===== design/flow/design.v =====
module module_alu (
    input [15:0] register_A,
    input [15:0] register_B,
	 input sendButton,
    input [2:0] opcode,
    output reg [15:0] result
);
    reg signed [15:0] operand_A;
    reg signed [15:0] operand_B;
    reg signed [31:0] result_c2;   
    parameter LOAD = 0, ADD = 1, ADDI = 2, SUB = 3, SUBI = 4, MUL = 5, CLEAR = 6, DISPLAY = 7;
    always @(*) begin
        result = 16'd0;
        operand_A = 16'd0;
        operand_B = 16'd0;
        result_c2 = 32'd0;
        if (opcode != LOAD && opcode != CLEAR && opcode != DISPLAY) begin
            operand_A = $signed(register_A);
            operand_B = $signed(register_B);
            case (opcode)
					 3'b001: result_c2 = operand_A + operand_B;   
					 3'b010: result_c2 = operand_A + operand_B;   
					 3'b011: result_c2 = operand_A - operand_B;   
					 3'b100: result_c2 = operand_A - operand_B;   
					 3'b101: result_c2 = operand_A * operand_B;   
					 default: result_c2 = result_c2;
				endcase
            if (result_c2 > 32767) begin
                result = 16'h7FFF;
            end else if (result_c2 < -32768) begin
                result = 16'h8000;
            end else begin
                result = result_c2[15:0];   
            end
        end
    end
endmodule
module memory (
    input wire clk,                 
    input wire reset,               
    input wire [3:0] read_reg1,     
    input wire [3:0] read_reg2,     
    input wire [3:0] write_reg,     
    input wire [15:0] write_data,   
    input wire reg_write_en,        
    output [15:0] read_data1,   
    output [15:0] read_data2    
);
    reg [15:0] registers [0:15];
    integer i;
	 assign read_data1 = registers[read_reg1];
	 assign read_data2 = registers[read_reg2];
    always @(posedge clk) begin
        if (reset) begin
            for (i = 0; i < 16; i = i + 1) begin
                registers[i] <= 16'b0;
            end
        end else if (reg_write_en) begin
            registers[write_reg] <= write_data;
        end
    end
endmodule
module lcd (
    input clk_50MHz,
    input reset_n,            
    input system_on,
    input display_enable,
    input [2:0] opcode_last,
    input [3:0] reg_number,
    input [15:0] reg_value,
    output reg [7:0] LCD_DATA,
    output reg LCD_RS,
    output reg LCD_EN,
    output LCD_RW,
    output wire LCD_ON
);
    assign LCD_RW = 1'b0;  
    assign LCD_ON = 1'b1;  
    localparam DELAY_15MS  = 750_000;     
    localparam DELAY_4_1MS = 205_000;     
    localparam DELAY_100US = 5_000;       
    localparam DELAY_40US  = 2_000;       
    localparam DELAY_2MS   = 100_000;     
    localparam [5:0]
        OFF = 0,
        POWER_ON = 1,
        WAIT_15MS = 2,
        FUNC_SET1 = 3,
        PULSE_EN = 4,
        WAIT_4_1MS = 5,
        FUNC_SET2 = 6,
        WAIT_100US1 = 7,
        FUNC_SET3 = 8,
        WAIT_100US2 = 9,
        FUNC_SET_FINAL = 10,
        WAIT_100US3 = 11,
        DISP_OFF = 12,
        WAIT_100US4 = 13,
        DISP_CLEAR = 14,
        WAIT_2MS = 15,
        ENTRY_MODE = 16,
        WAIT_100US5 = 17,
        DISP_ON = 18,
        IDLE = 20,
        SET_ADDR1 = 21,
        WAIT_ADDR1 = 22,
        WRITE_CHAR1 = 23,
        CHECK_LOOP1 = 24,
        SET_ADDR2 = 25,
        WAIT_ADDR2 = 26,
        WRITE_CHAR2 = 27,
        CHECK_LOOP2 = 28,
        CLEAR_SCREEN = 29;
    reg [5:0] state;
    reg [5:0] next_state_after_pulse;
    reg [19:0] delay_cnt;
    reg [4:0] char_index;
    reg [7:0] line1 [0:15];
    reg [7:0] line2 [0:15];
    reg write_pending;
    reg clear_pending;
    reg init_mode;
    reg lcd_ready;  
    wire signed [15:0] signed_value = reg_value;
    reg [15:0] abs_value;
    reg negative;
    reg [19:0] bcd;
    integer i, j;
    always @(*) begin
        negative = (signed_value < 0);
        if (signed_value == 16'sh8000)
            abs_value = 32768;
        else
            abs_value = negative ? -signed_value : signed_value;
        bcd = 0;
        for (i = 15; i >= 0; i = i - 1) begin
            if (bcd[3:0] >= 5) bcd[3:0] = bcd[3:0] + 3;
            if (bcd[7:4] >= 5) bcd[7:4] = bcd[7:4] + 3;
            if (bcd[11:8] >= 5) bcd[11:8] = bcd[11:8] + 3;
            if (bcd[15:12] >= 5) bcd[15:12] = bcd[15:12] + 3;
            if (bcd[19:16] >= 5) bcd[19:16] = bcd[19:16] + 3;
            bcd = {bcd[18:0], abs_value[i]};
        end
    end
    always @(posedge clk_50MHz) begin
        if (!reset_n) begin
            state <= OFF;
            LCD_EN <= 0;
            LCD_RS <= 0;
            LCD_DATA <= 0;
            write_pending <= 0;
            clear_pending <= 0;
            init_mode <= 0;
            lcd_ready <= 0;
            delay_cnt <= 0;
            char_index <= 0;
            for (j = 0; j < 16; j = j + 1) begin
                line1[j] <= " ";
                line2[j] <= " ";
            end
        end else begin
            if (!system_on) begin
                state <= OFF;
                LCD_EN <= 0;
                LCD_RS <= 0;
                LCD_DATA <= 0;
                lcd_ready <= 0;
                for (j = 0; j < 16; j = j + 1) begin
                    line1[j] <= " ";
                    line2[j] <= " ";
                end
            end else begin
                case (state)
                    OFF: begin
                        LCD_DATA <= 8'h00;
                        LCD_EN <= 0;
                        LCD_RS <= 0;
                        lcd_ready <= 0;
                        state <= POWER_ON;
                    end
                    POWER_ON: begin
                        init_mode <= 1;
                        delay_cnt <= 0;
                        state <= WAIT_15MS;
                    end
                    WAIT_15MS: begin
                        delay_cnt <= delay_cnt + 1;
                        if (delay_cnt >= DELAY_15MS) begin
                            delay_cnt <= 0;
                            state <= FUNC_SET1;
                        end
                    end
                    FUNC_SET1: begin
                        LCD_RS <= 0;
                        LCD_DATA <= 8'h30;
                        next_state_after_pulse <= WAIT_4_1MS;
                        state <= PULSE_EN;
                    end
                    WAIT_4_1MS: begin
                        delay_cnt <= delay_cnt + 1;
                        if (delay_cnt >= DELAY_4_1MS) begin
                            delay_cnt <= 0;
                            state <= FUNC_SET2;
                        end
                    end
                    FUNC_SET2: begin
                        LCD_RS <= 0;
                        LCD_DATA <= 8'h30;
                        next_state_after_pulse <= WAIT_100US1;
                        state <= PULSE_EN;
                    end
                    WAIT_100US1: begin
                        delay_cnt <= delay_cnt + 1;
                        if (delay_cnt >= DELAY_100US) begin
                            delay_cnt <= 0;
                            state <= FUNC_SET3;
                        end
                    end
                    FUNC_SET3: begin
                        LCD_RS <= 0;
                        LCD_DATA <= 8'h30;
                        next_state_after_pulse <= WAIT_100US2;
                        state <= PULSE_EN;
                    end
                    WAIT_100US2: begin
                        delay_cnt <= delay_cnt + 1;
                        if (delay_cnt >= DELAY_100US) begin
                            delay_cnt <= 0;
                            state <= FUNC_SET_FINAL;
                        end
                    end
                    FUNC_SET_FINAL: begin
                        LCD_RS <= 0;
                        LCD_DATA <= 8'h38;  
                        next_state_after_pulse <= WAIT_100US3;
                        state <= PULSE_EN;
                    end
                    WAIT_100US3: begin
                        delay_cnt <= delay_cnt + 1;
                        if (delay_cnt >= DELAY_100US) begin
                            delay_cnt <= 0;
                            state <= DISP_OFF;
                        end
                    end
                    DISP_OFF: begin
                        LCD_RS <= 0;
                        LCD_DATA <= 8'h08;
                        next_state_after_pulse <= WAIT_100US4;
                        state <= PULSE_EN;
                    end
                    WAIT_100US4: begin
                        delay_cnt <= delay_cnt + 1;
                        if (delay_cnt >= DELAY_100US) begin
                            delay_cnt <= 0;
                            state <= DISP_CLEAR;
                        end
                    end
                    DISP_CLEAR: begin
                        LCD_RS <= 0;
                        LCD_DATA <= 8'h01;  
                        next_state_after_pulse <= WAIT_2MS;
                        state <= PULSE_EN;
                    end
                    WAIT_2MS: begin
                        delay_cnt <= delay_cnt + 1;
                        if (delay_cnt >= DELAY_2MS) begin
                            delay_cnt <= 0;
                            if (init_mode)
                                state <= ENTRY_MODE;
                            else begin
                                state <= IDLE;
                                clear_pending <= 0;
                            end
                        end
                    end
                    ENTRY_MODE: begin
                        LCD_RS <= 0;
                        LCD_DATA <= 8'h06;  
                        next_state_after_pulse <= WAIT_100US5;
                        state <= PULSE_EN;
                    end
                    WAIT_100US5: begin
                        delay_cnt <= delay_cnt + 1;
                        if (delay_cnt >= DELAY_100US) begin
                            delay_cnt <= 0;
                            state <= DISP_ON;
                        end
                    end
                    DISP_ON: begin
                        LCD_RS <= 0;
                        LCD_DATA <= 8'h0C;  
                        next_state_after_pulse <= IDLE;
                        state <= PULSE_EN;
                    end
                    IDLE: begin
                        init_mode <= 0;
                        lcd_ready <= 1;   
                        LCD_EN <= 0;
                        if (display_enable && lcd_ready) begin
                            for (j = 0; j < 16; j = j + 1) begin
                                line1[j] <= " ";
                                line2[j] <= " ";
                            end
                            case (opcode_last)
                                3'b000: begin 
                                    line1[0] <= "L"; line1[1] <= "O"; line1[2] <= "A"; line1[3] <= "D"; 
                                end
                                3'b001: begin 
                                    line1[0] <= "A"; line1[1] <= "D"; line1[2] <= "D"; 
                                end
                                3'b010: begin 
                                    line1[0] <= "A"; line1[1] <= "D"; line1[2] <= "D"; line1[3] <= "I"; 
                                end
                                3'b011: begin 
                                    line1[0] <= "S"; line1[1] <= "U"; line1[2] <= "B"; 
                                end
                                3'b100: begin 
                                    line1[0] <= "S"; line1[1] <= "U"; line1[2] <= "B"; line1[3] <= "I"; 
                                end
                                3'b101: begin 
                                    line1[0] <= "M"; line1[1] <= "U"; line1[2] <= "L"; 
                                end
                                3'b110: begin
                                    line1[0] <= "C"; line1[1] <= "L"; line1[2] <= "E";
                                    line1[3] <= "A"; line1[4] <= "R";
                                end
                                3'b111: begin 
                                    line1[0] <= "D"; line1[1] <= "P"; line1[2] <= "L"; 
                                end
                                default: begin 
                                end
                            endcase
                            if (opcode_last == 3'b110) begin
                                clear_pending <= 0;
                            end else begin
                                line2[0] <= "[";
										  line2[1] <= 8'h30 + reg_number[3];
                                line2[2] <= 8'h30 + reg_number[2];
                                line2[3] <= 8'h30 + reg_number[1];
                                line2[4] <= 8'h30 + reg_number[0];
                                line2[5] <= "]";
                                line2[10] <= negative ? "-" : "+";
                                line2[11] <= (bcd[19:16] == 0) ? " " : 8'h30 + bcd[19:16];
                                line2[12] <= (bcd[15:12] == 0 && bcd[19:16] == 0) ? " " : 8'h30 + bcd[15:12];
                                line2[13] <= 8'h30 + bcd[11:8];
                                line2[14] <= 8'h30 + bcd[7:4];
                                line2[15] <= 8'h30 + bcd[3:0];
                                clear_pending <= 0;
                            end
                            write_pending <= 1;
                            lcd_ready <= 0;   
                            state <= IDLE;    
                        end else if (write_pending) begin
                            if (clear_pending) begin
                                state <= CLEAR_SCREEN;
                                write_pending <= 0;
                            end else begin
                                char_index <= 0;
                                state <= SET_ADDR1;
                            end
                        end
                    end
                    SET_ADDR1: begin
                        LCD_RS <= 0;
                        LCD_DATA <= 8'h80;   
                        next_state_after_pulse <= WAIT_ADDR1;
                        state <= PULSE_EN;
                    end
                    WAIT_ADDR1: begin
                        delay_cnt <= delay_cnt + 1;
                        if (delay_cnt >= DELAY_40US) begin
                            delay_cnt <= 0;
                            state <= WRITE_CHAR1;
                        end
                    end
                    WRITE_CHAR1: begin
                        LCD_RS <= 1;
                        LCD_DATA <= line1[char_index];
                        next_state_after_pulse <= CHECK_LOOP1;
                        state <= PULSE_EN;
                    end
                    CHECK_LOOP1: begin
                        delay_cnt <= delay_cnt + 1;
                        if (delay_cnt >= DELAY_40US) begin
                            delay_cnt <= 0;
                            if (char_index == 15) begin
                                char_index <= 0;
                                state <= SET_ADDR2;
                            end else begin
                                char_index <= char_index + 1;
                                state <= WRITE_CHAR1;
                            end
                        end
                    end
                    SET_ADDR2: begin
                        LCD_RS <= 0;
                        LCD_DATA <= 8'hC0;  
                        next_state_after_pulse <= WAIT_ADDR2;
                        state <= PULSE_EN;
                    end
                    WAIT_ADDR2: begin
                        delay_cnt <= delay_cnt + 1;
                        if (delay_cnt >= DELAY_40US) begin
                            delay_cnt <= 0;
                            state <= WRITE_CHAR2;
                        end
                    end
                    WRITE_CHAR2: begin
                        LCD_RS <= 1;
                        LCD_DATA <= line2[char_index];
                        next_state_after_pulse <= CHECK_LOOP2;
                        state <= PULSE_EN;
                    end
                    CHECK_LOOP2: begin
                        delay_cnt <= delay_cnt + 1;
                        if (delay_cnt >= DELAY_40US) begin
                            delay_cnt <= 0;
                            if (char_index == 15) begin
                                char_index <= 0;
                                write_pending <= 0;
                                state <= IDLE;
                            end else begin
                                char_index <= char_index + 1;
                                state <= WRITE_CHAR2;
                            end
                        end
                    end
                    CLEAR_SCREEN: begin
                        LCD_RS <= 0;
                        LCD_DATA <= 8'h01;
                        next_state_after_pulse <= WAIT_2MS;
                        state <= PULSE_EN;
                    end
                    PULSE_EN: begin
                        if (delay_cnt == 0) begin
                            LCD_EN <= 1;
                        end
                        delay_cnt <= delay_cnt + 1;
                        if (delay_cnt >= DELAY_40US) begin
                            LCD_EN <= 0;
                            delay_cnt <= 0;
                            state <= next_state_after_pulse;
                        end
                    end
                    default: begin
                        state <= OFF;
                    end
                endcase
            end
        end
    end
endmodule
module module_mini_cpu(
    input clk,               
    input rst,               
    input power,             
    input send,              
    input [17:0] switches,   
    output wire [7:0] data,  
    output wire rs,          
    output wire rw,          
    output wire en,          
    output wire lcd_on,      
    output wire lcd_blon     
);
    localparam OFF        = 3'd0;
    localparam IDLE       = 3'd1;
    localparam FETCH      = 3'd2;
    localparam DECODE     = 3'd3;
    localparam EXECUTE    = 3'd4;
    localparam UPDATE_LCD = 3'd5;
    reg [2:0] state;
    reg system_on;
    reg prev_power;
    reg prev_send;
    reg [2:0] opcode;
    reg [3:0] dest_reg;
    reg [3:0] src1_reg;
    reg [3:0] src2_reg;
    reg [15:0] immediate;
    reg use_immediate;
    reg is_load;
    wire [15:0] mem_read_data1;
    wire [15:0] mem_read_data2;
    reg [3:0] mem_read_addr1;
    reg [3:0] mem_read_addr2;
    reg [3:0] mem_write_addr;
    reg [15:0] mem_write_data;
    reg mem_write_en;
    reg mem_reset;
    wire [15:0] alu_result;
    wire [15:0] alu_in_A;
    wire [15:0] alu_in_B;
    assign alu_in_A = mem_read_data1;
    assign alu_in_B = (use_immediate) ? immediate : mem_read_data2;
    reg lcd_update_en;
    wire [15:0] lcd_reg_value;
    memory mem_inst (
        .clk(clk),
        .reset(mem_reset),
        .read_reg1(mem_read_addr1),
        .read_reg2(mem_read_addr2),
        .write_reg(mem_write_addr),
        .write_data(mem_write_data),
        .reg_write_en(mem_write_en),
        .read_data1(mem_read_data1),
        .read_data2(mem_read_data2)
    );
    module_alu alu_inst (
        .register_A(alu_in_A),
        .register_B(alu_in_B),
		  .sendButton(send),
        .opcode(opcode),
        .result(alu_result)
    );
    lcd lcd_inst (
        .clk_50MHz(clk),
        .reset_n(system_on & ~rst),     
        .system_on(system_on),
        .display_enable(lcd_update_en),
        .opcode_last(opcode),
        .reg_number(src1_reg),  
        .reg_value(lcd_reg_value),
        .LCD_DATA(data),
        .LCD_RS(rs),
        .LCD_EN(en),
        .LCD_RW(rw),
        .LCD_ON(lcd_on) 
    );
    assign lcd_reg_value = (opcode == 3'b111) ? mem_read_data1 : mem_write_data;
    assign lcd_blon = 1'b0;
    always @(posedge clk) begin
      if (rst) begin
        state <= OFF;
        system_on <= 0;
        prev_power <= 1;
        prev_send <= 1;
        mem_read_addr1 <= 0;
        mem_read_addr2 <= 0;
        mem_write_addr <= 0;
        mem_write_data <= 0;
        mem_write_en <= 0;
        mem_reset <= 0;
        lcd_update_en <= 0;
      end else begin
        prev_power <= power;
        prev_send <= send;
        if (power && !prev_power) begin
            system_on <= ~system_on;
            if (system_on) begin
                state <= OFF;
                mem_reset <= 1;
            end else begin      
                state <= IDLE;
                mem_reset <= 1;  
            end
        end
        if (system_on) begin
            if (mem_reset) begin
                mem_reset <= 0;
            end
            case (state)
                OFF: begin
                    mem_write_en <= 0;
                    lcd_update_en <= 0;
                end
                IDLE: begin
                    mem_write_en <= 0;
                    lcd_update_en <= 0;
                    if (send && !prev_send) begin
                        state <= FETCH;
                    end
                end
                FETCH: begin
                    state <= DECODE;
                end
                DECODE: begin
                    if (switches[17:15] == 3'b010 || switches[17:15] == 3'b100 || switches[17:15] == 3'b101) begin 
                        opcode <= switches[17:15];
                        dest_reg <= switches[14:11];
                        src1_reg <= switches[10:7];
                        immediate <= switches[6] ? -{10'd0, switches[5:0]} : {10'd0, switches[5:0]};
                        use_immediate <= 1;
                        is_load <= 0;
                        mem_read_addr1 <= switches[10:7];
                        mem_read_addr2 <= 4'b0;  
                    end
                    else if (switches[17:15] == 3'b001 || switches[17:15] == 3'b011) begin 
                        opcode <= switches[17:15];
                        dest_reg <= switches[14:11];
                        src1_reg <= switches[10:7];
                        src2_reg <= switches[6:3];
                        use_immediate <= 0;
                        is_load <= 0;
                        mem_read_addr1 <= switches[10:7];
                        mem_read_addr2 <= switches[6:3];
                    end
                    else if (switches[17:15] == 3'b000) begin 
                        opcode <= 3'b000;
                        dest_reg <= switches[14:11];
                        immediate <= switches[10] ? -{10'd0, switches[9:4]} : {10'd0, switches[9:4]};
                        use_immediate <= 1;
                        is_load <= 1;
                    end
                    else begin 
                        if (switches[17:15] == 3'b111) begin  
                            opcode <= 3'b111;
                            src1_reg <= switches[14:11];  
                            mem_read_addr1 <= switches[14:11];  
                            use_immediate <= 0;
                            is_load <= 0;
                        end else begin  
                            opcode <= 3'b110;
                            mem_reset <= 1;
                            use_immediate <= 0;
                            is_load <= 0;
                        end
                    end
                    state <= EXECUTE;
                end
                EXECUTE: begin
                    if (opcode == 3'b110) begin
                        mem_reset <= 0;
                    end
                    if (opcode != 3'b111 && opcode != 3'b110) begin
                        mem_write_en <= 1;
                        mem_write_addr <= dest_reg;
                        if (is_load) mem_write_data <= immediate;
                        else mem_write_data <= alu_result;
                    end
                    state <= UPDATE_LCD;
                end
                UPDATE_LCD: begin
                    mem_write_en <= 0;
                    if (opcode != 3'b111) src1_reg <= dest_reg;
                    lcd_update_en <= 1;
                    state <= IDLE;
                end
                default: state <= IDLE;
            endcase
        end
      end
    end
endmodule

===== design/flow/run.sh =====
#!/bin/bash
# the make line also repeats each setting of config.mk as NAME=value (left out here)
make -C /OpenROAD-flow-scripts/flow DESIGN_CONFIG=/design/flow/config.mk WORK_HOME=/design/flow/orfs CLKGATE_MAP_FILE= finish

===== design/flow/config.mk =====
export PLATFORM = sky130hd
export DESIGN_NAME = module_mini_cpu
export DESIGN_NICKNAME = module_mini_cpu
export VERILOG_FILES = /design/flow/design.v
export SDC_FILE = /design/flow/constraint.sdc
export NUM_CORES = 4
export LEC_CHECK = 0
export ABC_AREA = 1
export CAP_MARGIN = 20
export CORE_MARGIN = 2
export CORE_UTILIZATION = 40
export CTS_CLUSTER_DIAMETER = 128
export CTS_CLUSTER_SIZE = 18
export GPL_TIMING_DRIVEN = 1
export MAX_ROUTING_LAYER = met4
export SETUP_SLACK_MARGIN = 0.83
export SLEW_MARGIN = 35

===== design/flow/constraint.sdc =====
create_clock -name core_clock -period 20.0 [get_ports {clk}]
set_input_delay 4.0000 -clock core_clock [delete_from_list [all_inputs] [get_ports {clk}]]
set_output_delay 4.0000 -clock core_clock [all_outputs]
set_load 0.01 [all_outputs]

==> results of run 1 <==
==> cell type report <==
cell class              instances  area, um2  area share [%]
diodes                          4       10.0          0.0251
well taps                    1254       1570            3.93
flip-flops and latches        429      11500            28.7
clock inverters                 2       25.0          0.0626
multi-input cells            3638      22600            56.5
inverters                     779       2930            7.33
repair buffers                 77        654            1.64
clock buffers                  47        751            1.88
==> stage by stage <==
| stage | instance area, um2 | utilization, % |
|---|---|---|
| 6_report | 39900 | 42.7 |
| 5_1_grt | 39900 | 42.7 |
| 4_1_cts | 39900 | 42.7 |
| 3_5_place_dp | 39100 | 41.9 |
| 3_3_place_gp | 39100 | 41.8 |
| 2_1_floorplan | 37800 | - |
==> metal layers <==
layer  vias to the layer above  GRT usage [%]  wire [um]
met4                         0           10.1       5240
li1                      16100              -          -
met3                       264           2.76       8650
met5                         -              -          0
met1                     15900           33.3      51200
met2                      1261           39.5      54300
==> results.sh, run 1 <==
# physical design summary
export IMPL_nFillCells=9651
export IMPL_ant_nets=0
export IMPL_clkLatencyLatePin_ps=630
export IMPL_cts_tree="yes"
export IMPL_rsz0062_at_grt="no"
export IMPL_grt_pass1_wl_um=187000
export IMPL_cpPeakStageDelay_ps=760
export IMPL_async_flop_share_pct=0
export IMPL_worstPathMaxFanout=67
export IMPL_wl_um=119000
export IMPL_ff_type="edfxtp_1"
export IMPL_max_cap_viol_count=0
export IMPL_pin_count=35
export IMPL_p_total_w=0.00297
export IMPL_warnings=55
export IMPL_worstPathArrival_ps=14360
export IMPL_top_power_group="combinational logic"
export IMPL_drc=0
export IMPL_fmax_mhz=71.9
export IMPL_synthMuxAreaShare_pct=0
export IMPL_track_usage_pct=25.2
export IMPL_cts_hold_buf=0
export IMPL_fin_hold_ws_ps=453
export IMPL_yosys_warnings=6
export IMPL_dr_first_iter_drc_count=3210
export IMPL_htreeDepth=1
export IMPL_wl_per_cell_um=19.2
export IMPL_grt_max_degree=106
export IMPL_dp_hpwl_um=87500
export IMPL_xor_share_pct=0.820
export IMPL_ys_sh_aoi_pct=11.9
export IMPL_fp_utilization_pct=40.5
export IMPL_cts_reportedPaths_clkPinSlew_ps=90
export IMPL_critPathKind="flip-flop to flip-flop"
export IMPL_skew_ps=43.3
export IMPL_ys_seq_share_pct=30.2
export IMPL_yosys_area_um2=37800
export IMPL_p_sw_share_pct=41.0
export IMPL_slew_headroom_pct=34.3
export IMPL_avgSynthCellArea_um2=7.49
export IMPL_die_h_um=312
export IMPL_root_buffer="clkbuf_16"
export IMPL_synth_area_um2=37800
export IMPL_reg2reg_slack_ps=6100
export IMPL_final_setup_tns_ps=0
export IMPL_power_frac_seq_pct=32.5
export IMPL_min_period_ps=13900
export IMPL_cts_resized=0
export IMPL_common_cells="nand2_1, nor2_1, inv_1"
export IMPL_cpMaxStageDelayCell="buf_4"
export IMPL_fin_ws_ps=6100
export IMPL_slew_violations=0
export IMPL_worstSetupEndpoint="lcd_inst.line2[12][4]$_SDFFE_PN0P_"
export IMPL_dieArea_um2=97100
export IMPL_vias_per_cell=5.38
export IMPL_rows=112
export IMPL_worstHoldPathCells=2
export IMPL_fin_cells=6230
export IMPL_coreArea_um2=93500
export IMPL_grt_overflow=0
export IMPL_yosysTopAreaCell="edfxtp_1"
export IMPL_io_buffers=31
export IMPL_critPathTopFamily="simple AND/OR/NAND/NOR gates"
export IMPL_dpl_cell_count=6177
export IMPL_cp_depth=86
export IMPL_dpl_worst_slack_ps=6190
export IMPL_cts_buffers=27
export IMPL_top_logic_kind="simple AND/OR/NAND/NOR gates"
export IMPL_vias=33500
export IMPL_pg_clk_w=0.000581
export IMPL_clock_sinks=429
export IMPL_synth_top_cells_by_area="edfxtp_1, fa_1, nand2_1, dfxtp_1, nor2_1"
export IMPL_hold_viol=0
export IMPL_switchingPower_w=0.00122
export IMPL_hold_start="lcd_inst.line1[0][6]$_SDFFE_PN0P_"
export IMPL_syn_instance_count=5055
export IMPL_cp_start_kind="flip-flop"
export IMPL_antenna_found_initial=4
export IMPL_die_w_um=312
export IMPL_worstPathRequired_ps=20460
export IMPL_p_int_w=0.00175
export IMPL_irDropWorstVdd_mv=0.134
export IMPL_area_growth_pct=5.57
export IMPL_hp_class="flip-flop to flip-flop"
export IMPL_pg_seq_w=0.000967
export IMPL_synth_distinct_cells=75
export IMPL_leakage_nw=17.5
export IMPL_post_cts_buffers=0
export IMPL_synth_most_common_cell="nand2_1"
export IMPL_status="timing/DRC/antenna clean"
export IMPL_clock_path_buffers=3
export IMPL_min_period_over_period_pct=69.5
export IMPL_critPathBufInv=13
export IMPL_setup_viol=0
export IMPL_ys_sh_adder_pct=19.5
export IMPL_edf_count=285
export IMPL_pwr_density_cell_nw_per_um2=74.4
export IMPL_p_comb_w=0.00143
export IMPL_cp_end_kind="flip-flop"
export IMPL_ys_sh_simple_pct=27.2
export IMPL_pwr_share_clk_pct=19.5
export IMPL_worstMarginPinSlew_ps=983
export IMPL_reg2reg_depth=86
export IMPL_cp_common_cell="nand2_1"
export IMPL_synth_top_cell_area_share_pct=22.6
export IMPL_pwr_share_comb_pct=47.9
export IMPL_numSynthFlops=429
export IMPL_final_nets=5404
export IMPL_rr_endpoint="lcd_inst.line2[12][4]$_SDFFE_PN0P_"
export IMPL_yosys_cells=5055
export IMPL_first_pass_iters=7
export IMPL_first_global_vias=32400
export IMPL_min_to="lcd_inst.line1[0][6]$_SDFFE_PN0P_"
export IMPL_gp_congestion=0.958
==> run 2, diff against run 1 <==
- CELL_PAD_IN_SITES_DETAIL_PLACEMENT: unset -> 1
- CORE_ASPECT_RATIO: unset -> 0.75
- CORE_MARGIN: 2 -> 10
- CORE_UTILIZATION: 40 -> 43
- CTS_CLUSTER_DIAMETER: 128 -> 245
- CTS_CLUSTER_SIZE: 18 -> unset
- GPL_ROUTABILITY_DRIVEN: unset -> 1
- PLACE_DENSITY_LB_ADDON: unset -> 0.03
- SETUP_SLACK_MARGIN: 0.83 -> -1.17
- SLEW_MARGIN: 35 -> 0
- TNS_END_PERCENT: unset -> 50
- clock period: 20.0 -> 20.6 ns (I/O delays scaled with it)
==> results.sh, run 2 <==
# physical design summary
export IMPL_met3_usage_pct=4.39
export IMPL_area_growth_pct=7.68
export IMPL_rr_endpoint="lcd_inst.line2[12][4]$_SDFFE_PN0P_"
export IMPL_pwr_density_cell_nw_per_um2=82.9
export IMPL_cts_reportedPaths_clkPinSlew_ps=70
export IMPL_critPathKind="flip-flop to flip-flop"
export IMPL_globalRouteMet2Util_pct=39.4
export IMPL_htreeDepth=2
export IMPL_synthMuxAreaShare_pct=0
export IMPL_skew_ps=36.0
export IMPL_vias_per_cell=5.64
export IMPL_pwr_share_clk_pct=28.4
export IMPL_common_cells="nand2_1, nor2_1, inv_1"
export IMPL_fin_hold_ws_ps=455
export IMPL_pwr_share_comb_pct=43.7
export IMPL_worstSetupEndpoint="lcd_inst.line2[12][4]$_SDFFE_PN0P_"
export IMPL_wl_um=140000
export IMPL_worstHoldPathCells=1
export IMPL_cp_common_cell="nand2_1"
export IMPL_cts_tree="yes"
export IMPL_fmax_mhz=69.2
export IMPL_cts_hold_buf=0
export IMPL_post_cts_buffers=0
export IMPL_avgSynthCellArea_um2=7.49
export IMPL_dieArea_um2=100000
export IMPL_track_usage_pct=28.2
export IMPL_power_frac_seq_pct=27.9
export IMPL_leakage_nw=18.0
export IMPL_coreArea_um2=87500
export IMPL_gp_congestion=0.935
export IMPL_first_global_vias=35200
export IMPL_nFillCells=10900
export IMPL_io_buffers=31
export IMPL_synth_top_cell_area_share_pct=22.6
export IMPL_p_sw_share_pct=40.2
export IMPL_ys_sh_aoi_pct=11.9
export IMPL_final_nets=5432
export IMPL_worstPathArrival_ps=14910
export IMPL_synth_distinct_cells=75
export IMPL_yosysTopAreaCell="edfxtp_1"
export IMPL_die_h_um=277
export IMPL_wl_per_cell_um=22.6
export IMPL_pg_clk_w=0.000958
export IMPL_reg2reg_slack_ps=6150
export IMPL_xor_share_pct=0.820
export IMPL_cp_end_kind="flip-flop"
export IMPL_grt_max_degree=78
export IMPL_worstPathMaxFanout=67
export IMPL_ys_sh_adder_pct=19.5
export IMPL_hold_start="lcd_inst.line1[3][5]$_SDFFE_PN1P_"
export IMPL_pg_seq_w=0.000941
export IMPL_die_w_um=363
export IMPL_cts_buffers=49
export IMPL_dp_hpwl_um=104000
export IMPL_numSynthFlops=429
export IMPL_clock_sinks=429
export IMPL_top_power_group="combinational logic"
export IMPL_irDropWorstVdd_mv=0.124
export IMPL_first_pass_iters=6
export IMPL_cp_depth=86
export IMPL_ys_seq_share_pct=30.2
export IMPL_rsz0062_at_grt="no"
export IMPL_grt_busiest_layer="met1"
export IMPL_clock_path_buffers=3
export IMPL_vias=34800
export IMPL_status="timing/DRC/antenna clean"
export IMPL_max_cap_viol_count=0
export IMPL_pin_count=35
export IMPL_place_area_um2=39000
export IMPL_worstMarginPinSlew_ps=1070
export IMPL_yosys_warnings=6
export IMPL_synth_area_um2=37800
export IMPL_drc=0
export IMPL_reg2reg_depth=86
export IMPL_final_setup_tns_ps=0
export IMPL_design_area_um2=40700
export IMPL_cpMaxStageDelayCell="buf_4"
export IMPL_slew_violations=0
export IMPL_warnings=52
export IMPL_p_comb_w=0.00148
export IMPL_critPathBufInv=12
export IMPL_ff_type="edfxtp_1"
export IMPL_min_to="lcd_inst.line1[3][5]$_SDFFE_PN1P_"
export IMPL_root_buffer="clkbuf_16"
export IMPL_worstPathRequired_ps=21060
export IMPL_critPathTopFamily="simple AND/OR/NAND/NOR gates"
export IMPL_antenna_found_initial=4
export IMPL_fp_utilization_pct=43.2
export IMPL_cts_resized=0
export IMPL_synth_most_common_cell="nand2_1"
export IMPL_min_period_over_period_pct=70.2
export IMPL_async_flop_share_pct=0
export IMPL_hp_class="flip-flop to flip-flop"
export IMPL_min_period_ps=14450
export IMPL_p_int_w=0.00202
export IMPL_grt_use_met1_pct=42.2
export IMPL_cp_start_kind="flip-flop"
export IMPL_hold_viol=0
export IMPL_ant_nets=0
export IMPL_clkLatencyLatePin_ps=640
export IMPL_setup_viol=0
export IMPL_cpPeakStageDelay_ps=690
export IMPL_grt_pass1_wl_um=216000
export IMPL_ys_sh_simple_pct=27.2
export IMPL_top_logic_kind="simple AND/OR/NAND/NOR gates"
export IMPL_edf_count=285
export IMPL_grt_overflow=0
export IMPL_rows=94
export IMPL_yosys_cells=5055
export IMPL_syn_instance_count=5055
export IMPL_dr_first_iter_drc_count=3124
export IMPL_slew_headroom_pct=28.5
export IMPL_switchingPower_w=0.00136
export IMPL_synth_top_cells_by_area="edfxtp_1, fa_1, nand2_1, dfxtp_1, nor2_1"
export IMPL_yosys_area_um2=37800
==> run 2: metrics by stage <==
stage | setup slack [ps] | util [%] | power (W) | std cells
detailed placement | 6360 | 44.6 | 0.00243 | 6079
global placement | 6910 | 44.6 | 0.00238 | 6079
floorplan | 9700 | - | 0.00205 | 5056
CTS | 6220 | 46.5 | 0.00339 | 6169
global route | 4890 | 46.6 | 0.00365 | 6172
finish | 6150 | 46.6 | 0.00338 | 6172
==> run 2: final cells by class <==
cell class	instances	area (um2)	area share [%]
multi-input combinational	3638	22500	55.3
tap	1152	1440	3.54
clock inverter	34	415	1.02
antenna	1	2.50	0.00614
inverter	779	2930	7.19
sequential	429	11500	28.1
clock buffer	56	1290	3.18
timing repair buffer	83	698	1.71
==> run 2: per-layer routing <==
metal	part of all wire [%]	wire length, um	up-vias
met5	0	0	-
met4	2.1	2940	0
met3	7.8	11000	162
met2	41	56900	1164
met1	49	68800	17300
li1	-	-	16200
==> run 3, diff against run 2 <==
- ABC_AREA: 1 -> unset
- CELL_PAD_IN_SITES_DETAIL_PLACEMENT: 1 -> unset
- CORE_ASPECT_RATIO: 0.75 -> unset
- CORE_MARGIN: 10 -> 2
- CORE_UTILIZATION: 43 -> 66
- CTS_CLUSTER_DIAMETER: 245 -> unset
- CTS_CLUSTER_SIZE: unset -> 38
- GPL_ROUTABILITY_DRIVEN: 1 -> unset
- GPL_TIMING_DRIVEN: 1 -> unset
- MAX_ROUTING_LAYER: met4 -> unset
- PLACE_DENSITY_LB_ADDON: 0.03 -> unset
- SETUP_SLACK_MARGIN: -1.17 -> 3.39
- SLEW_MARGIN: 0 -> 35
- TNS_END_PERCENT: 50 -> unset
- clock period: 20.6 -> 12.5 ns (I/O delays scaled with it)
==> results.sh, run 3 <==
# physical design summary
export IMPL_min_period_over_period_pct=110
export IMPL_rsz0062_at_grt="yes"
export IMPL_worstMarginPinSlew_ps=1060
export IMPL_top_power_group="combinational logic"
export IMPL_drc=0
export IMPL_leakage_nw=19.2
export IMPL_hp_class="flip-flop to flip-flop"
export IMPL_slew_violations=0
export IMPL_worstPathMaxFanout=8
export IMPL_synthMuxAreaShare_pct=11.0
export IMPL_worstSetupEndpoint="lcd_inst.line2[15][2]$_SDFFE_PN0P_"
export IMPL_status="finished with violations"
export IMPL_dpl_worst_slack_ps=-1050
export IMPL_layout_failed_checks="setup timing"
export IMPL_warnings=57
export IMPL_coreArea_um2=57900
export IMPL_synth_most_common_cell="nand2_1"
export IMPL_grt_overflow=0
export IMPL_dieArea_um2=60800
export IMPL_ys_sh_adder_pct=19.0
export IMPL_clock_path_buffers=3
export IMPL_die_w_um=247
export IMPL_critPathTopFamily="AND-OR/OR-AND gates"
export IMPL_synth_distinct_cells=104
export IMPL_final_nets=4978
export IMPL_pin_count=35
export IMPL_dp_hpwl_um=91500
export IMPL_pg_seq_w=0.00155
export IMPL_rows=88
export IMPL_final_setup_tns_ps=-18800
export IMPL_cp_depth=76
export IMPL_cts_hold_buf=0
export IMPL_critPathBufInv=12
export IMPL_critPathKind="flip-flop to flip-flop"
export IMPL_antenna_found_initial=6
export IMPL_pwr_share_comb_pct=48.6
export IMPL_reg2reg_slack_ps=-1290
export IMPL_pwr_density_cell_nw_per_um2=125
export IMPL_vias=36300
export IMPL_clock_sinks=429
export IMPL_rr_endpoint="lcd_inst.line2[15][2]$_SDFFE_PN0P_"
export IMPL_p_comb_w=0.00288
export IMPL_cpPeakStageDelay_ps=510
export IMPL_hold_start="lcd_inst.line1[0][5]$_SDFFE_PN1P_"
export IMPL_edf_count=285
export IMPL_htreeDepth=2
export IMPL_worstPathRequired_ps=13050
export IMPL_min_to="lcd_inst.line1[0][5]$_SDFFE_PN1P_"
export IMPL_worstPathArrival_ps=14340
export IMPL_pg_clk_w=0.00149
export IMPL_root_buffer="clkbuf_16"
export IMPL_cpMaxStageDelayCell="nor2b_1"
export IMPL_cts_tree="yes"
export IMPL_yosysTopAreaCell="edfxtp_1"
export IMPL_yosys_cells=4093
export IMPL_track_usage_pct=43.5
export IMPL_vias_per_cell=6.81
export IMPL_fin_ws_ps=-1290
export IMPL_cp_end_kind="flip-flop"
export IMPL_ys_sh_simple_pct=18.4
export IMPL_hold_viol=0
export IMPL_area_growth_pct=21.5
export IMPL_reg2reg_depth=76
export IMPL_wl_um=136000
export IMPL_async_flop_share_pct=0
export IMPL_syn_instance_count=4093
export IMPL_cts_buffers=46
export IMPL_synth_top_cells_by_area="edfxtp_1, fa_1, dfxtp_1, mux4_2, ha_1"
export IMPL_worstHoldPathCells=2
export IMPL_min_period_ps=13790
export IMPL_pwr_share_clk_pct=25.2
export IMPL_cp_common_cell="ha_2"
export IMPL_first_global_vias=36000
export IMPL_yosys_area_um2=38800
export IMPL_first_pass_iters=7
export IMPL_cts_reportedPaths_clkPinSlew_ps=60
export IMPL_ant_nets=0
export IMPL_synth_area_um2=38800
export IMPL_ys_seq_share_pct=29.5
export IMPL_fmax_mhz=72.5
export IMPL_grt_pass1_wl_um=202000
export IMPL_xor_share_pct=1.88
export IMPL_die_h_um=247
export IMPL_slew_headroom_pct=27.0
export IMPL_cp_start_kind="flip-flop"
export IMPL_yosys_warnings=6
export IMPL_p_int_w=0.00370
export IMPL_clkLatencyLatePin_ps=630
export IMPL_fp_utilization_pct=67.0
export IMPL_design_area_um2=47200
export IMPL_avgSynthCellArea_um2=9.49
export IMPL_skew_ps=93.3
export IMPL_dr_first_iter_drc_count=4721
export IMPL_p_sw_share_pct=37.5
export IMPL_numSynthFlops=429
export IMPL_irDropWorstVdd_mv=0.485
export IMPL_top_logic_kind="adder cells"
export IMPL_ff_type="edfxtp_1"
export IMPL_setup_viol=21
export IMPL_synth_top_cell_area_share_pct=22.0
export IMPL_common_cells="nand2_1, nor2_1, inv_1"
export IMPL_wl_per_cell_um=25.5
export IMPL_ys_sh_aoi_pct=14.2
export IMPL_io_buffers=31
export IMPL_gp_congestion=1.00
export IMPL_place_area_um2=43000
export IMPL_grt_max_degree=74
export IMPL_power_frac_seq_pct=26.2
export IMPL_max_cap_viol_count=0
export IMPL_switchingPower_w=0.00222
[run 3: final cells by class]
type | instances | area (um2)
Sequential cell | 429 | 11500
Fill cell | 3482 | 10800
Multi-Input combinational cell | 3055 | 26700
Timing Repair Buffer | 608 | 4900
Clock buffer | 54 | 1220
Clock inverter | 28 | 394
Inverter | 386 | 1490
Tap cell | 765 | 957
Antenna cell | 1 | 2.50
[run 3: routing by layer]
layer  vias up  share of wire, %  GRT usage (%)
met5         -             0.080           1.14
met4         4               7.4           25.6
met3       764                13           11.4
met2      2747                46           71.0
met1     17500                34           51.9
li1      15300                 -              -
[run 3: per-stage QoR]
stage	total power [W]	hold WS, ps	instances	utilization, %
global placement	0.00377	434	5063	74.2
finish	0.00592	451	5326	81.4
global route	0.00620	468	5325	81.4
CTS	0.00555	446	5271	79.8
floorplan	0.00325	422	4094	-
detailed placement	0.00389	437	5063	74.2
[run 3: repair_timing]
action                     4_1_cts  5_1_grt
resized                        137      119
pin swaps                       87      120
setup buffers                  126       53
setup endpoints to repair       37       37
hold endpoints to repair         0        0
cloned                           0        1
==> run 4, diff against run 3 <==
- CORE_UTILIZATION: 66 -> 40
- CTS_CLUSTER_SIZE: 38 -> unset
- PLACE_DENSITY: unset -> 0.6
- SETUP_SLACK_MARGIN: 3.39 -> unset
- SLEW_MARGIN: 35 -> 20
- clock period: 12.5 -> 13.2 ns (I/O delays scaled with it)
==> results.sh, run 4 <==
# physical design summary
export IMPL_status="finished with violations"
export IMPL_layout_failed_checks="setup timing"
export IMPL_htreeDepth=2
export IMPL_synth_distinct_cells=104
export IMPL_fmax_mhz=73.3
export IMPL_avgSynthCellArea_um2=9.49
export IMPL_irDropWorstVdd_mv=0.286
export IMPL_rsz0062_at_grt="yes"
export IMPL_ys_seq_share_pct=29.5
export IMPL_xor_share_pct=1.88
export IMPL_drc=0
export IMPL_critPathBufInv=20
export IMPL_reg2reg_depth=84
export IMPL_critPathKind="flip-flop to flip-flop"
export IMPL_rr_endpoint="lcd_inst.line2[14][1]$_SDFFE_PN0P_"
export IMPL_first_pass_iters=8
export IMPL_rows=114
export IMPL_grt_max_degree=63
export IMPL_pg_clk_w=0.00141
export IMPL_yosys_warnings=6
export IMPL_final_core_util_pct=46.2
export IMPL_fp_utilization_pct=40.3
export IMPL_yosysTopAreaCell="edfxtp_1"
export IMPL_cp_depth=84
export IMPL_coreArea_um2=96400
export IMPL_first_global_vias=31700
export IMPL_min_period_ps=13650
export IMPL_p_sw_share_pct=36.8
export IMPL_reg2reg_slack_ps=-450
export IMPL_p_comb_w=0.00218
export IMPL_ff_type="edfxtp_1"
export IMPL_wl_um=123000
export IMPL_top_logic_kind="adder cells"
export IMPL_yosys_area_um2=38800
export IMPL_pg_seq_w=0.00147
export IMPL_worstSetupEndpoint="lcd_inst.line2[14][1]$_SDFFE_PN0P_"
export IMPL_ant_nets=0
export IMPL_io_buffers=31
export IMPL_clock_sinks=429
export IMPL_yosys_cells=4093
export IMPL_warnings=55
export IMPL_nFillCells=9197
export IMPL_vias_per_cell=5.79
export IMPL_syn_instance_count=4093
export IMPL_cp_start_kind="flip-flop"
export IMPL_synth_top_cells_by_area="edfxtp_1, fa_1, dfxtp_1, mux4_2, ha_1"
export IMPL_worstMarginPinSlew_ps=1050
export IMPL_power_frac_seq_pct=29.0
export IMPL_slew_headroom_pct=29.4
export IMPL_worstPathMaxFanout=7
export IMPL_area_growth_pct=14.8
export IMPL_cts_reportedPaths_clkPinSlew_ps=60
export IMPL_wl_per_cell_um=22.3
export IMPL_gp_congestion=0.927
export IMPL_leakage_nw=17.6
export IMPL_cts_buffers=50
export IMPL_hp_class="flip-flop to flip-flop"
export IMPL_cp_common_cell="buf_4"
export IMPL_edf_count=285
export IMPL_pwr_share_comb_pct=43.1
export IMPL_max_cap_viol_count=0
export IMPL_setup_viol=16
export IMPL_place_area_um2=41900
export IMPL_hold_viol=0
export IMPL_cpPeakStageDelay_ps=530
export IMPL_design_area_um2=44600
export IMPL_synth_area_um2=38800
export IMPL_die_w_um=316
export IMPL_pin_count=35
export IMPL_pwr_density_cell_nw_per_um2=113
export IMPL_common_cells="nand2_1, nor2_1, inv_1"
export IMPL_synth_top_cell_area_share_pct=22.0
export IMPL_root_buffer="clkbuf_16"
export IMPL_ys_sh_aoi_pct=14.2
export IMPL_top_power_group="combinational logic"
export IMPL_pwr_share_clk_pct=27.9
export IMPL_worstPathRequired_ps=13690
export IMPL_worstPathArrival_ps=14140
export IMPL_min_period_over_period_pct=103
export IMPL_p_int_w=0.00320
export IMPL_clock_path_buffers=3
export IMPL_synthMuxAreaShare_pct=11.0
export IMPL_ys_sh_simple_pct=18.4
export IMPL_final_nets=4674
export IMPL_skew_ps=86.2
export IMPL_hold_start="mem_read_addr2[1]$_SDFFE_PP0P_"
export IMPL_worstHoldPathCells=2
export IMPL_cts_tree="yes"
export IMPL_dr_first_iter_drc_count=2963
export IMPL_clkLatencyLatePin_ps=640
export IMPL_track_usage_pct=24.7
export IMPL_dpl_worst_slack_ps=-433
export IMPL_slew_violations=0
export IMPL_dp_hpwl_um=88600
export IMPL_ys_sh_adder_pct=19.0
export IMPL_cp_end_kind="flip-flop"
export IMPL_synth_most_common_cell="nand2_1"
export IMPL_die_h_um=316
export IMPL_cpMaxStageDelayCell="mux4_2"
export IMPL_antenna_found_initial=8
export IMPL_critPathTopFamily="AND-OR/OR-AND gates"
export IMPL_switchingPower_w=0.00186
export IMPL_numSynthFlops=429
export IMPL_async_flop_share_pct=0
export IMPL_grt_pass1_wl_um=190000
export IMPL_dieArea_um2=99600
export IMPL_vias=32100
export IMPL_fin_ws_ps=-448
export IMPL_grt_overflow=0
-- run 4: layout make-up --
class / count / area, um2 / share of cell area, %
diodes: 2 / 5.00 / 0.0112
clock buffers: 69 / 1420 / 3.18
clock inverters: 25 / 259 / 0.581
inverters: 386 / 1450 / 3.25
multi-input cells: 3055 / 26000 / 58.4
flip-flops and latches: 429 / 11500 / 25.7
well taps: 1276 / 1600 / 3.58
repair buffers: 300 / 2360 / 5.30
-- run 4: metal layers --
metal	vias to the layer above	global-route usage, %	wire length (um)
met5	-	0	31
met4	6	9.80	5280
met3	279	3.68	8960
met2	1235	39.5	57300
met1	15900	33.7	51900
li1	14700	-	-
-- run 4: repair_timing --
item | 4_1_cts | 5_1_grt
endpoints found under the setup margin | 14 | 21
hold buffers | 0 | 0
buffers inserted | 40 | 38
hold endpoints to repair | 0 | 0
resized | 26 | 69
pin swaps | 19 | 62
-- run 4: per-stage QoR --
| stage | hold WS (ps) | cells | total power (W) | TNS (ps) |
|---|---|---|---|---|
| 3_3_place_gp | 432 | 5368 | 0.00353 | -101 |
| 3_5_place_dp | 441 | 5368 | 0.00356 | -3090 |
| 2_1_floorplan | 422 | 4094 | 0.00304 | -1040 |
| 6_report | 384 | 5542 | 0.00506 | -4420 |
| 4_1_cts | 385 | 5502 | 0.00500 | -41.2 |
| 5_1_grt | 403 | 5541 | 0.00539 | -16410 |
==> run 5, diff against run 4 <==
- CAP_MARGIN: 20 -> 0
- CORE_UTILIZATION: 40 -> 72
- CTS_CLUSTER_SIZE: unset -> 13
- PLACE_DENSITY: 0.6 -> unset
- PLACE_DENSITY_LB_ADDON: unset -> 0.02
- SETUP_SLACK_MARGIN: unset -> 4.71
- clock period: 13.2 -> 16.3 ns (I/O delays scaled with it)
==> results.sh, run 5 <==
# physical design summary
export IMPL_status="timing/DRC/antenna clean"
export IMPL_critPathTopFamily="AND-OR/OR-AND gates"
export IMPL_ys_sh_aoi_pct=14.2
export IMPL_worstHoldPathCells=1
export IMPL_p_sw_share_pct=37.7
export IMPL_leakage_nw=17.7
export IMPL_globalRouteMet2Util_pct=71.3
export IMPL_min_period_over_period_pct=87.6
export IMPL_coreArea_um2=53600
export IMPL_cp_start_kind="flip-flop"
export IMPL_wl_um=131000
export IMPL_worstPathRequired_ps=16780
export IMPL_rows=85
export IMPL_rr_endpoint="lcd_inst.line2[14][0]$_SDFFE_PN0P_"
export IMPL_reg2reg_slack_ps=2020
export IMPL_worstPathMaxFanout=55
export IMPL_cp_end_kind="flip-flop"
export IMPL_yosys_warnings=6
export IMPL_cts_buffers=46
export IMPL_min_to="lcd_inst.char_index[4]$_SDFFE_PN0P_"
export IMPL_power_frac_seq_pct=28.2
export IMPL_grt_use_met1_pct=55.6
export IMPL_numSynthFlops=429
export IMPL_cpMaxStageDelayCell="nor4_1"
export IMPL_hp_class="flip-flop to flip-flop"
export IMPL_design_area_um2=44600
export IMPL_top_logic_kind="adder cells"
export IMPL_hold_start="lcd_inst.char_index[4]$_SDFFE_PN0P_"
export IMPL_cts_tree="yes"
export IMPL_drc=0
export IMPL_clock_sinks=429
export IMPL_fmax_mhz=70.0
export IMPL_yosysTopAreaCell="edfxtp_1"
export IMPL_track_usage_pct=45.2
export IMPL_worstSetupEndpoint="lcd_inst.line2[14][0]$_SDFFE_PN0P_"
export IMPL_ant_nets=0
export IMPL_setup_viol=0
export IMPL_met3_usage_pct=13.1
export IMPL_worstMarginPinSlew_ps=1220
export IMPL_cp_common_cell="ha_4"
export IMPL_synth_top_cells_by_area="edfxtp_1, fa_1, dfxtp_1, mux4_2, ha_1"
export IMPL_ys_sh_adder_pct=19.0
export IMPL_dr_first_iter_drc_count=5606
export IMPL_p_int_w=0.00262
export IMPL_final_setup_tns_ps=0
export IMPL_min_period_ps=14280
export IMPL_area_growth_pct=14.8
export IMPL_wl_per_cell_um=26.5
export IMPL_async_flop_share_pct=0
export IMPL_grt_overflow=0
export IMPL_warnings=55
export IMPL_avgSynthCellArea_um2=9.49
export IMPL_worstPathArrival_ps=14760
export IMPL_dpl_cell_count=4670
export IMPL_dieArea_um2=55800
export IMPL_vias_per_cell=7.18
export IMPL_synth_distinct_cells=104
export IMPL_first_pass_iters=12
export IMPL_synth_area_um2=38800
export IMPL_place_area_um2=40300
export IMPL_dpl_worst_slack_ps=597
export IMPL_fin_ws_ps=2020
export IMPL_skew_ps=90.2
export IMPL_cts_reportedPaths_clkPinSlew_ps=60
export IMPL_ys_seq_share_pct=29.5
export IMPL_switchingPower_w=0.00159
export IMPL_pg_clk_w=0.00112
export IMPL_vias=35500
export IMPL_irDropWorstVdd_mv=0.162
export IMPL_rsz0062_at_grt="yes"
export IMPL_gp_congestion=0.974
export IMPL_slew_violations=0
export IMPL_xor_share_pct=1.88
export IMPL_synthMuxAreaShare_pct=11.0
export IMPL_clock_path_buffers=3
export IMPL_io_buffers=31
export IMPL_pwr_density_cell_nw_per_um2=94.5
export IMPL_yosys_area_um2=38800
export IMPL_synth_most_common_cell="nand2_1"
export IMPL_root_buffer="clkbuf_16"
export IMPL_common_cells="nand2_1, nor2_1, inv_1"
export IMPL_syn_instance_count=4093
export IMPL_critPathKind="flip-flop to flip-flop"
export IMPL_max_cap_viol_count=0
export IMPL_ys_sh_simple_pct=18.4
export IMPL_yosys_cells=4093
export IMPL_pwr_share_clk_pct=26.5
export IMPL_die_h_um=236
export IMPL_fp_utilization_pct=72.4
export IMPL_pin_count=35
export IMPL_dp_hpwl_um=85200
export IMPL_first_global_vias=34900
export IMPL_fin_cells=4943
export IMPL_grt_max_degree=74
export IMPL_slew_headroom_pct=18.9
export IMPL_cpPeakStageDelay_ps=930
export IMPL_reg2reg_depth=68
export IMPL_htreeDepth=2
export IMPL_grt_pass1_wl_um=194000
export IMPL_cp_depth=68
export IMPL_edf_count=285
export IMPL_hold_viol=0
export IMPL_clkLatencyLatePin_ps=640
export IMPL_ff_type="edfxtp_1"
export IMPL_grt_busiest_layer="met2"
export IMPL_pg_seq_w=0.00119
export IMPL_die_w_um=236
export IMPL_antenna_found_initial=3
export IMPL_synth_top_cell_area_share_pct=22.0
export IMPL_critPathBufInv=13
export IMPL_top_power_group="combinational logic"
export IMPL_pwr_share_comb_pct=45.3
export IMPL_p_comb_w=0.00191
export IMPL_final_nets=4662
-- run 5: metrics by stage --
stage / total power, W / util [%] / hold WS, ps
final: 0.00421 / 83.2 / 445
after global routing: 0.00443 / 83.2 / 472
after CTS: 0.00405 / 80.8 / 446
after detailed placement: 0.00286 / 75.2 / 438
after global placement: 0.00277 / 75.2 / 432
after floorplan: 0.00247 / - / 422
-- run 5: repair_timing --
action / CTS / global route
gates cloned: 1 / 0
setup buffers: 107 / 80
gates resized: 130 / 122
hold buffers: 0 / 0
endpoints found under the setup margin: 37 / 37
pin swaps: 81 / 84
-- run 5: per-layer routing --
layer / up-vias / wire length, um
li1: 14700 / -
met1: 16800 / 43900
met2: 3086 / 58600
met3: 910 / 18100
met4: 2 / 10500
met5: - / 13
-- run 5: area by class of cell --
| cell class | count | area, um2 |
|---|---|---|
| multi-input cells | 3055 | 26800 |
| flip-flops and latches | 429 | 11500 |
| fillers | 2947 | 9020 |
| repair buffers | 292 | 2440 |
| inverters | 386 | 1470 |
| clock buffers | 53 | 1180 |
| well taps | 696 | 871 |
| clock inverters | 31 | 409 |
| diodes | 1 | 2.50 |
==> run 6, diff against run 5 <==
- CAP_MARGIN: 0 -> 20
- CELL_PAD_IN_SITES_GLOBAL_PLACEMENT: unset -> 2
- CORE_ASPECT_RATIO: unset -> 0.62
- CORE_UTILIZATION: 72 -> 26
- CTS_CLUSTER_SIZE: 13 -> unset
- GPL_ROUTABILITY_DRIVEN: unset -> 1
- PLACE_DENSITY_LB_ADDON: 0.02 -> 0.25
- SETUP_SLACK_MARGIN: 4.71 -> 1.4
- TNS_END_PERCENT: unset -> 25
- clock period: 16.3 -> 10.0 ns (I/O delays scaled with it)
==> results.sh, run 6 <==
# physical design summary
export IMPL_drc=0
export IMPL_worstPathRequired_ps=10560
export IMPL_min_period_ps=13550
export IMPL_synthMuxAreaShare_pct=11.0
export IMPL_ys_sh_simple_pct=18.4
export IMPL_worstSetupEndpoint="lcd_inst.line2[14][0]$_SDFFE_PN0P_"
export IMPL_reg2reg_depth=82
export IMPL_fin_ws_ps=-3550
export IMPL_die_h_um=308
export IMPL_grt_use_met1_pct=31.3
export IMPL_ys_sh_adder_pct=19.0
export IMPL_status="finished with violations"
export IMPL_worstPathArrival_ps=14110
export IMPL_vias=33900
export IMPL_xor_share_pct=1.88
export IMPL_cts_reportedPaths_clkPinSlew_ps=60
export IMPL_grt_busiest_layer="met1"
export IMPL_switchingPower_w=0.00283
export IMPL_rr_endpoint="lcd_inst.line2[14][0]$_SDFFE_PN0P_"
export IMPL_dpl_worst_slack_ps=-3450
export IMPL_syn_instance_count=4093
export IMPL_leakage_nw=20.5
export IMPL_worstHoldPathCells=2
export IMPL_area_growth_pct=29.8
export IMPL_cts_tree="yes"
export IMPL_synth_area_um2=38800
export IMPL_fp_utilization_pct=26.2
export IMPL_clock_path_buffers=3
export IMPL_design_area_um2=50400
export IMPL_dr_first_iter_drc_count=3025
export IMPL_rows=111
export IMPL_p_total_w=0.00774
export IMPL_cp_start_kind="flip-flop"
export IMPL_die_w_um=495
export IMPL_irDropWorstVdd_mv=0.154
export IMPL_top_power_group="combinational logic"
export IMPL_pwr_share_clk_pct=27.0
export IMPL_yosys_cells=4093
export IMPL_vias_per_cell=4.98
export IMPL_worstPathMaxFanout=7
export IMPL_power_frac_seq_pct=25.0
export IMPL_pwr_density_cell_nw_per_um2=154
export IMPL_dieArea_um2=153000
export IMPL_top_logic_kind="adder cells"
export IMPL_antenna_found_initial=11
export IMPL_fmax_mhz=73.8
export IMPL_cts_buffers=51
export IMPL_pwr_share_comb_pct=48.0
export IMPL_globalRouteMet2Util_pct=26.2
export IMPL_edf_count=285
export IMPL_first_global_vias=34100
export IMPL_grt_overflow=0
export IMPL_max_cap_viol_count=0
export IMPL_yosys_warnings=6
export IMPL_layout_failed_checks="setup timing"
export IMPL_fin_hold_ws_ps=445
export IMPL_dp_hpwl_um=117000
export IMPL_synth_top_cell_area_share_pct=22.0
export IMPL_yosysTopAreaCell="edfxtp_1"
export IMPL_critPathBufInv=13
export IMPL_cp_end_kind="flip-flop"
export IMPL_ant_nets=0
export IMPL_hold_viol=0
export IMPL_pg_seq_w=0.00194
export IMPL_wl_um=151000
export IMPL_met3_usage_pct=5.47
export IMPL_yosys_area_um2=38800
export IMPL_p_comb_w=0.00371
export IMPL_final_nets=5239
export IMPL_wl_per_cell_um=22.2
export IMPL_ys_seq_share_pct=29.5
export IMPL_cp_depth=82
export IMPL_cpMaxStageDelayCell="mux4_2"
export IMPL_synth_most_common_cell="nand2_1"
export IMPL_hp_class="flip-flop to flip-flop"
export IMPL_synth_distinct_cells=104
export IMPL_hold_start="lcd_inst.line1[0][5]$_SDFFE_PN1P_"
export IMPL_min_period_over_period_pct=136
export IMPL_clkLatencyLatePin_ps=630
export IMPL_critPathKind="flip-flop to flip-flop"
export IMPL_reg2reg_slack_ps=-3550
export IMPL_io_buffers=31
export IMPL_root_buffer="clkbuf_16"
export IMPL_warnings=55
export IMPL_first_pass_iters=9
export IMPL_cp_common_cell="ha_2"
export IMPL_p_int_w=0.00491
export IMPL_htreeDepth=2
export IMPL_p_sw_share_pct=36.5
export IMPL_place_area_um2=47200
export IMPL_cpPeakStageDelay_ps=500
export IMPL_critPathTopFamily="AND-OR/OR-AND gates"
export IMPL_grt_max_degree=44
export IMPL_coreArea_um2=148000
export IMPL_track_usage_pct=19.7
export IMPL_final_setup_tns_ps=-70620
export IMPL_pg_clk_w=0.00209
export IMPL_ys_sh_aoi_pct=14.2
export IMPL_slew_violations=0
export IMPL_slew_headroom_pct=33.3
export IMPL_ff_type="edfxtp_1"
export IMPL_grt_pass1_wl_um=226000
export IMPL_setup_viol=37
export IMPL_rsz0062_at_grt="yes"
export IMPL_numSynthFlops=429
export IMPL_common_cells="nand2_1, nor2_1, inv_1"
export IMPL_gp_congestion=0.895
export IMPL_async_flop_share_pct=0
export IMPL_cts_hold_buf=0
export IMPL_worstMarginPinSlew_ps=993
export IMPL_synth_top_cells_by_area="edfxtp_1, fa_1, dfxtp_1, mux4_2, ha_1"
export IMPL_min_to="lcd_inst.line1[0][5]$_SDFFE_PN1P_"
export IMPL_pin_count=35
export IMPL_skew_ps=58.8
export IMPL_avgSynthCellArea_um2=9.49
export IMPL_clock_sinks=429
run 6: cell type report:
class / instances / area (um2)
Antenna cell: 7 / 17.5
Clock buffer: 70 / 1490
Clock inverter: 26 / 385
Fill cell: 15300 / 97600
Inverter: 386 / 1450
Multi-Input combinational cell: 3055 / 26200
Sequential cell: 429 / 11500
Tap cell: 1977 / 2470
Timing Repair Buffer: 864 / 6890
run 6: stage by stage:
step	std cells	util [%]
6_report	6814	34.0
5_1_grt	6808	34.0
4_1_cts	6795	33.8
3_5_place_dp	6640	31.9
3_3_place_gp	6640	31.9
2_1_floorplan	4094	-
run 6: metal layers:
layer | vias to the layer above | wire length (um)
met5 | - | 0
met4 | 0 | 2270
met3 | 127 | 13600
met2 | 1037 | 57500
met1 | 16900 | 77700
li1 | 15800 | -
run 6: repair_timing:
item / 4_1_cts / 5_1_grt
endpoints found under the setup margin: 37 / 37
pin swaps: 81 / 50
setup buffers: 59 / 12
gates resized: 141 / 52
==> run 7, diff against run 6 <==
- ABC_AREA: unset -> 1
- CELL_PAD_IN_SITES_GLOBAL_PLACEMENT: 2 -> unset
- CORE_ASPECT_RATIO: 0.62 -> 0.7
- CORE_UTILIZATION: 26 -> 72
- CTS_CLUSTER_DIAMETER: unset -> 199
- CTS_CLUSTER_SIZE: unset -> 99
- GPL_ROUTABILITY_DRIVEN: 1 -> unset
- PLACE_DENSITY: unset -> 0.4
- PLACE_DENSITY_LB_ADDON: 0.25 -> unset
- SETUP_SLACK_MARGIN: 1.4 -> 1.63
- clock period: 10.0 -> 5.48 ns (I/O delays scaled with it)
==> results.sh, run 7 <==
# physical design summary
export IMPL_ys_sh_adder_pct=19.5
export IMPL_top_logic_kind="simple AND/OR/NAND/NOR gates"
export IMPL_cts_hold_buf=0
export IMPL_status="aborted with a tool error"
export IMPL_synth_area_um2=37800
export IMPL_dpl_cell_count=6265
export IMPL_cts_buffers=8
export IMPL_ys_sh_simple_pct=27.2
export IMPL_io_buffers=31
export IMPL_clock_sinks=429
export IMPL_common_cells="nand2_1, nor2_1, inv_1"
export IMPL_yosys_warnings=6
export IMPL_async_flop_share_pct=0
export IMPL_fp_utilization_pct=72.7
export IMPL_clock_path_buffers=3
export IMPL_numSynthFlops=429
export IMPL_coreArea_um2=52000
export IMPL_die_w_um=278
export IMPL_xor_share_pct=0.820
export IMPL_pin_count=35
export IMPL_haltStage="global routing"
export IMPL_dpl_worst_slack_ps=-5090
export IMPL_syn_instance_count=5055
export IMPL_synthMuxAreaShare_pct=0
export IMPL_synth_most_common_cell="nand2_1"
export IMPL_gp_congestion=1.08
export IMPL_htreeDepth=1
export IMPL_synth_top_cell_area_share_pct=22.6
export IMPL_synth_top_cells_by_area="edfxtp_1, fa_1, nand2_1, dfxtp_1, nor2_1"
export IMPL_yosys_area_um2=37800
export IMPL_ff_type="edfxtp_1"
export IMPL_yosysTopAreaCell="edfxtp_1"
export IMPL_root_buffer="clkbuf_16"
export IMPL_dieArea_um2=54400
export IMPL_avgSynthCellArea_um2=7.49
export IMPL_ys_sh_aoi_pct=11.9
export IMPL_rows=70
export IMPL_die_h_um=196
export IMPL_yosys_cells=5055
export IMPL_edf_count=285
export IMPL_dp_hpwl_um=98700
export IMPL_synth_distinct_cells=75
export IMPL_ys_seq_share_pct=30.2
[run 7: what timing repair did]
item | CTS
gates cloned | 7
pin swaps | 119
endpoints found under the hold margin | 0
endpoints found under the setup margin | 37
gates resized | 267
setup buffers | 86
[run 7: stage by stage]
stage	hold WS, ps	instance area, um2	util, %
after CTS	468	46200	88.9
after floorplan	419	38300	-
after global placement	432	44200	84.9
after detailed placement	439	44200	84.9
==> run 8, diff against run 7 <==
- ABC_AREA: 1 -> unset
- CORE_ASPECT_RATIO: 0.7 -> unset
- CORE_UTILIZATION: 72 -> 26
- CTS_CLUSTER_DIAMETER: 199 -> unset
- CTS_CLUSTER_SIZE: 99 -> unset
- PLACE_DENSITY: 0.4 -> 0.6
- SETUP_SLACK_MARGIN: 1.63 -> unset
- TNS_END_PERCENT: 25 -> unset
- clock period: 5.48 -> 18.2 ns (I/O delays scaled with it)
==> results.sh, run 8 <==
# physical design summary
export IMPL_status="timing/DRC/antenna clean"
export IMPL_fin_hold_ws_ps=447
export IMPL_numSynthFlops=429
export IMPL_critPathKind="flip-flop to flip-flop"
export IMPL_yosys_area_um2=38800
export IMPL_cp_depth=81
export IMPL_cp_common_cell="ha_1"
export IMPL_cts_buffers=45
export IMPL_root_buffer="clkbuf_16"
export IMPL_synth_most_common_cell="nand2_1"
export IMPL_final_core_util_pct=28.9
export IMPL_cts_tree="yes"
export IMPL_cpMaxStageDelayCell="dfxtp_4"
export IMPL_skew_ps=20.5
export IMPL_worstPathRequired_ps=18730
export IMPL_die_h_um=390
export IMPL_fp_utilization_pct=26.2
export IMPL_critPathTopFamily="AND-OR/OR-AND gates"
export IMPL_pwr_density_cell_nw_per_um2=80.6
export IMPL_yosys_warnings=6
export IMPL_synth_top_cells_by_area="edfxtp_1, fa_1, dfxtp_1, mux4_2, ha_1"
export IMPL_synthMuxAreaShare_pct=11.0
export IMPL_first_pass_iters=8
export IMPL_async_flop_share_pct=0
export IMPL_logic_area_um2=25100
export IMPL_io_buffers=31
export IMPL_clock_sinks=429
export IMPL_flop_area_um2=11500
export IMPL_vias=31400
export IMPL_final_nets=4475
export IMPL_top_power_group="combinational logic"
export IMPL_wl_per_cell_um=19.6
export IMPL_p_total_w=0.00345
export IMPL_critPathBufInv=13
export IMPL_cp_start_kind="flip-flop"
export IMPL_worstSetupEndpoint="lcd_inst.line2[15][2]$_SDFFE_PN0P_"
export IMPL_coreArea_um2=148000
export IMPL_pg_clk_w=0.000934
export IMPL_track_usage_pct=15.1
export IMPL_p_sw_share_pct=37.1
export IMPL_rr_endpoint="lcd_inst.line2[15][2]$_SDFFE_PN0P_"
export IMPL_nFillCells=15400
export IMPL_dieArea_um2=152000
export IMPL_edf_count=285
export IMPL_final_setup_tns_ps=0
export IMPL_common_cells="nand2_1, nor2_1, inv_1"
export IMPL_worstMarginPinSlew_ps=1210
export IMPL_clkLatencyLatePin_ps=600
export IMPL_xor_share_pct=1.88
export IMPL_clock_path_buffers=3
export IMPL_vias_per_cell=5.24
export IMPL_power_frac_seq_pct=30.8
export IMPL_gp_congestion=0.907
export IMPL_synth_area_um2=38800
export IMPL_ys_seq_share_pct=29.5
export IMPL_ys_sh_adder_pct=19.0
export IMPL_hold_viol=0
export IMPL_wl_um=118000
export IMPL_fin_cells=5990
export IMPL_antenna_found_initial=4
export IMPL_rows=141
export IMPL_synth_top_cell_area_share_pct=22.0
export IMPL_yosysTopAreaCell="edfxtp_1"
export IMPL_worstPathMaxFanout=21
export IMPL_worstPathArrival_ps=17190
export IMPL_grt_pass1_wl_um=182000
export IMPL_dpl_cell_count=5902
export IMPL_warnings=52
export IMPL_irDropWorstVdd_mv=0.104
export IMPL_cts_hold_buf=0
export IMPL_yosys_cells=4093
export IMPL_leakage_nw=16.4
export IMPL_min_period_over_period_pct=91.5
export IMPL_die_w_um=390
export IMPL_pin_count=35
export IMPL_slew_violations=0
export IMPL_reg2reg_depth=81
export IMPL_ff_type="edfxtp_1"
export IMPL_ys_sh_simple_pct=18.4
export IMPL_worstHoldPathCells=2
export IMPL_cts_reportedPaths_clkPinSlew_ps=60
export IMPL_slew_headroom_pct=18.7
export IMPL_dp_hpwl_um=85100
export IMPL_switchingPower_w=0.00128
export IMPL_setup_viol=0
export IMPL_synth_distinct_cells=104
export IMPL_diodes=0
export IMPL_hold_start="lcd_inst.line1[0][5]$_SDFFE_PN1P_"
export IMPL_htreeDepth=2
export IMPL_area_growth_pct=10.2
export IMPL_grt_max_degree=74
export IMPL_syn_instance_count=4093
export IMPL_reg2reg_slack_ps=1540
export IMPL_avgSynthCellArea_um2=9.49
export IMPL_ys_sh_aoi_pct=14.2
export IMPL_first_global_vias=30800
export IMPL_min_period_ps=16660
export IMPL_drc=0
export IMPL_top_logic_kind="adder cells"
export IMPL_p_comb_w=0.00145
export IMPL_min_to="lcd_inst.line1[0][5]$_SDFFE_PN1P_"
-- run 8: layout make-up --
| cell class | instances | area share, % |
|---|---|---|
| Tap cell | 1930 | 5.64 |
| Clock buffer | 59 | 2.85 |
| Timing Repair Buffer | 106 | 2.06 |
| Inverter | 386 | 3.39 |
| Multi-Input combinational cell | 3055 | 58.7 |
| Clock inverter | 25 | 0.597 |
| Sequential cell | 429 | 26.8 |
-- run 8: routing by layer --
layer  share of wire, %  GRT usage (%)
met5              0.027              0
met2                 47           25.0
met3                7.4           2.00
met1                 43           20.5
met4                3.2           4.51
-- run 8: repair_timing --
item,in CTS,in global routing
endpoints found under the hold margin,0,0
setup endpoints to repair,0,18
resized,0,10
buffers inserted,0,4
-- run 8: stage by stage --
step           cell area, um2  setup WS [ps]
2_1_floorplan           38800           3170
3_3_place_gp            41200           1740
3_5_place_dp            41200           1170
4_1_cts                 42700           1070
5_1_grt                 42800           3.00
6_report                42800           1540
Power figures rest on the tool's default switching activity, not on a simulated workload.
